==> inputs of 06-01 <==
==> flow/design.v <==
module gainBal (
    input  wire             clk,
    input  wire             rstn,
    input  wire             din_val,
    input  wire [255:0]     din,
    input  wire [63:0]      gain,
    input  wire [31:0]      bal,
    output reg              dout_val,
    output reg  [255:0]     dout
);
reg [7:0]  gain_mem[7:0];
reg [7:0]  bal_mem[3:0];
reg [15:0] mult[0:7];
reg [47:0] quot[0:7];
integer i, j, k, l;
always @* begin
    for (l=0; l<8; l=l+1) begin
        gain_mem[l]     = gain[8*l +: 8];
        if (l < 4)
            bal_mem[l]  = bal[8*l +: 8];
    end
end
always @(posedge clk or negedge rstn) begin
    if (!rstn) begin
        for (i=0; i<8; i=i+1) begin
            mult[i] <= 16'd0;
        end
    end
    else begin
        for (i=0; i<4; i=i+1) begin
            mult[2*i  ] <= {{8{gain_mem[2*i  ][7]}}, gain_mem[2*i  ]} * {{8{~bal_mem[i][7]}}, ~bal_mem[i]};
            mult[2*i+1] <= {{8{gain_mem[2*i+1][7]}}, gain_mem[2*i+1]} * {{8{ bal_mem[i][7]}},  bal_mem[i]};
        end
    end
end
always @(posedge clk or negedge rstn) begin
    if (!rstn) begin
        dout_val    <= 1'b0;
        for (j=0; j<8; j=j+1) begin
            quot[j] <= 48'd0;
        end
    end
    else begin
        dout_val    <= din_val;
        for (j=0; j<8; j=j+1) begin
            quot[j] <= {16'd0, din[32*j +:32]} * {{32{mult[j][15]}}, mult[j]};
        end
    end
end
always @* begin
    for (k=0; k<8; k=k+1) begin
        dout[32*k +:32] = quot[k][47:16];
    end
end
endmodule
==> flow/run.sh <==
#!/bin/bash
# the make line also repeats each setting of config.mk as NAME=value (left out here)
make -C /OpenROAD-flow-scripts/flow DESIGN_CONFIG=/design/flow/config.mk WORK_HOME=/design/flow/orfs CLKGATE_MAP_FILE= finish
==> flow/config.mk <==
export PLATFORM = sky130hd
export DESIGN_NAME = gainBal
export DESIGN_NICKNAME = gainBal
export VERILOG_FILES = /design/flow/design.v
export SDC_FILE = /design/flow/constraint.sdc
export NUM_CORES = 4
export LEC_CHECK = 0
export CAP_MARGIN = 20
export CORE_MARGIN = 2
export CORE_UTILIZATION = 50
export GPL_ROUTABILITY_DRIVEN = 0
export HOLD_SLACK_MARGIN = 0.21
export MIN_ROUTING_LAYER = met2
export SLEW_MARGIN = 35
==> flow/constraint.sdc <==
create_clock -name core_clock -period 9.0 [get_ports {clk}]
set_input_delay 1.8000 -clock core_clock [delete_from_list [all_inputs] [get_ports {clk}]]
set_output_delay 1.8000 -clock core_clock [all_outputs]
set_load 0.01 [all_outputs]
==> inputs of 06-17, as changes to 06-01 <==
==> flow/config.mk (replaced) <==
export PLATFORM = sky130hd
export DESIGN_NAME = gainBal
export DESIGN_NICKNAME = gainBal
export VERILOG_FILES = /design/flow/design.v
export SDC_FILE = /design/flow/constraint.sdc
export NUM_CORES = 4
export LEC_CHECK = 0
export CAP_MARGIN = 15
export CORE_MARGIN = 2
export CORE_UTILIZATION = 72
export HOLD_SLACK_MARGIN = 0.3
export SETUP_SLACK_MARGIN = -0.51
export SLEW_MARGIN = 20
==> flow/constraint.sdc (replaced) <==
create_clock -name core_clock -period 5.05 [get_ports {clk}]
set_input_delay 1.0100 -clock core_clock [delete_from_list [all_inputs] [get_ports {clk}]]
set_output_delay 1.0100 -clock core_clock [all_outputs]
set_load 0.01 [all_outputs]
==> inputs of 07-09, as changes to 06-01 <==
--- a/flow/config.mk
+++ b/flow/config.mk
@@ -8,7 +8,4 @@
 export CAP_MARGIN = 20
 export CORE_MARGIN = 2
-export CORE_UTILIZATION = 50
-export GPL_ROUTABILITY_DRIVEN = 0
-export HOLD_SLACK_MARGIN = 0.21
-export MIN_ROUTING_LAYER = met2
-export SLEW_MARGIN = 35
+export CORE_UTILIZATION = 40
+export SLEW_MARGIN = 20
==> flow/constraint.sdc (replaced) <==
create_clock -name core_clock -period 8.44 [get_ports {clk}]
set_input_delay 1.6880 -clock core_clock [delete_from_list [all_inputs] [get_ports {clk}]]
set_output_delay 1.6880 -clock core_clock [all_outputs]
set_load 0.01 [all_outputs]
==> qor.csv <==
stage,metric,value,unit
floorplanning,Std-Cell Rows,229,
status,status,timing/DRC/antenna clean,
worst_setup_path,CP startpoint,din[71],
route,Detailed Route Iter0 Violations,5392,
worst_setup_path,max incr delay on CP,0.66,ns
place,Post-DP Area,0.174,mm^2
finish,clock buf count,78,
grt,busiest layer in global routing,met2,
place,Cells after DPL,23200,
finish,logic share of the area,72.2,%
floorplanning,Starting Density,40.2,%
timing,setup tns final,0,ns
worst_setup_path,"Arr. time, crit path",8.82,ns
finish,non-clk buf share,7.58,%
finish,Clock Network Area Fraction,1.18,%
# the run above: 07-09

==> qor.csv <==
stage,metric,value,unit
grt,busiest layer in global routing,met2,
place,Post-DP Area,0.185,mm^2
timing,final worst slack,-1.58,ns
worst_setup_path,max incr delay on CP,0.54,ns
status,status,"complete, but fails checks",
timing,# setup viols final,272,
worst_setup_path,CP required,5.71,ns
route,Detailed Route Iter0 Violations,8541,
timing,setup tns final,-279.60,ns
finish,Clock Network Area Fraction,0.989,%
worst_setup_path,CP Depth,26,
worst_setup_path,CP startpoint,din[162],
floorplanning,Starting Density,72.3,%
worst_setup_path,"Arr. time, crit path",7.28,ns
grt,largest net degree at the start of global routing,79,
status,violated checks,setup timing,
place,Cells after DPL,22300,
# the run above: 06-17

==> qor.csv <==
stage,metric,value,unit
status,status,timing/DRC/antenna clean,
grt,busiest layer in global routing,met3,
worst_setup_path,max incr delay on CP,0.66,ns
finish,non-clk buf share,6.18,%
place,Cells after DPL,21900,
floorplanning,Std-Cell Rows,205,
finish,Clock Network Area Fraction,1.18,%
route,Detailed Route Iter0 Violations,20800,
finish,logic share of the area,73.8,%
floorplanning,Starting Density,50.3,%
# the run above: 06-01

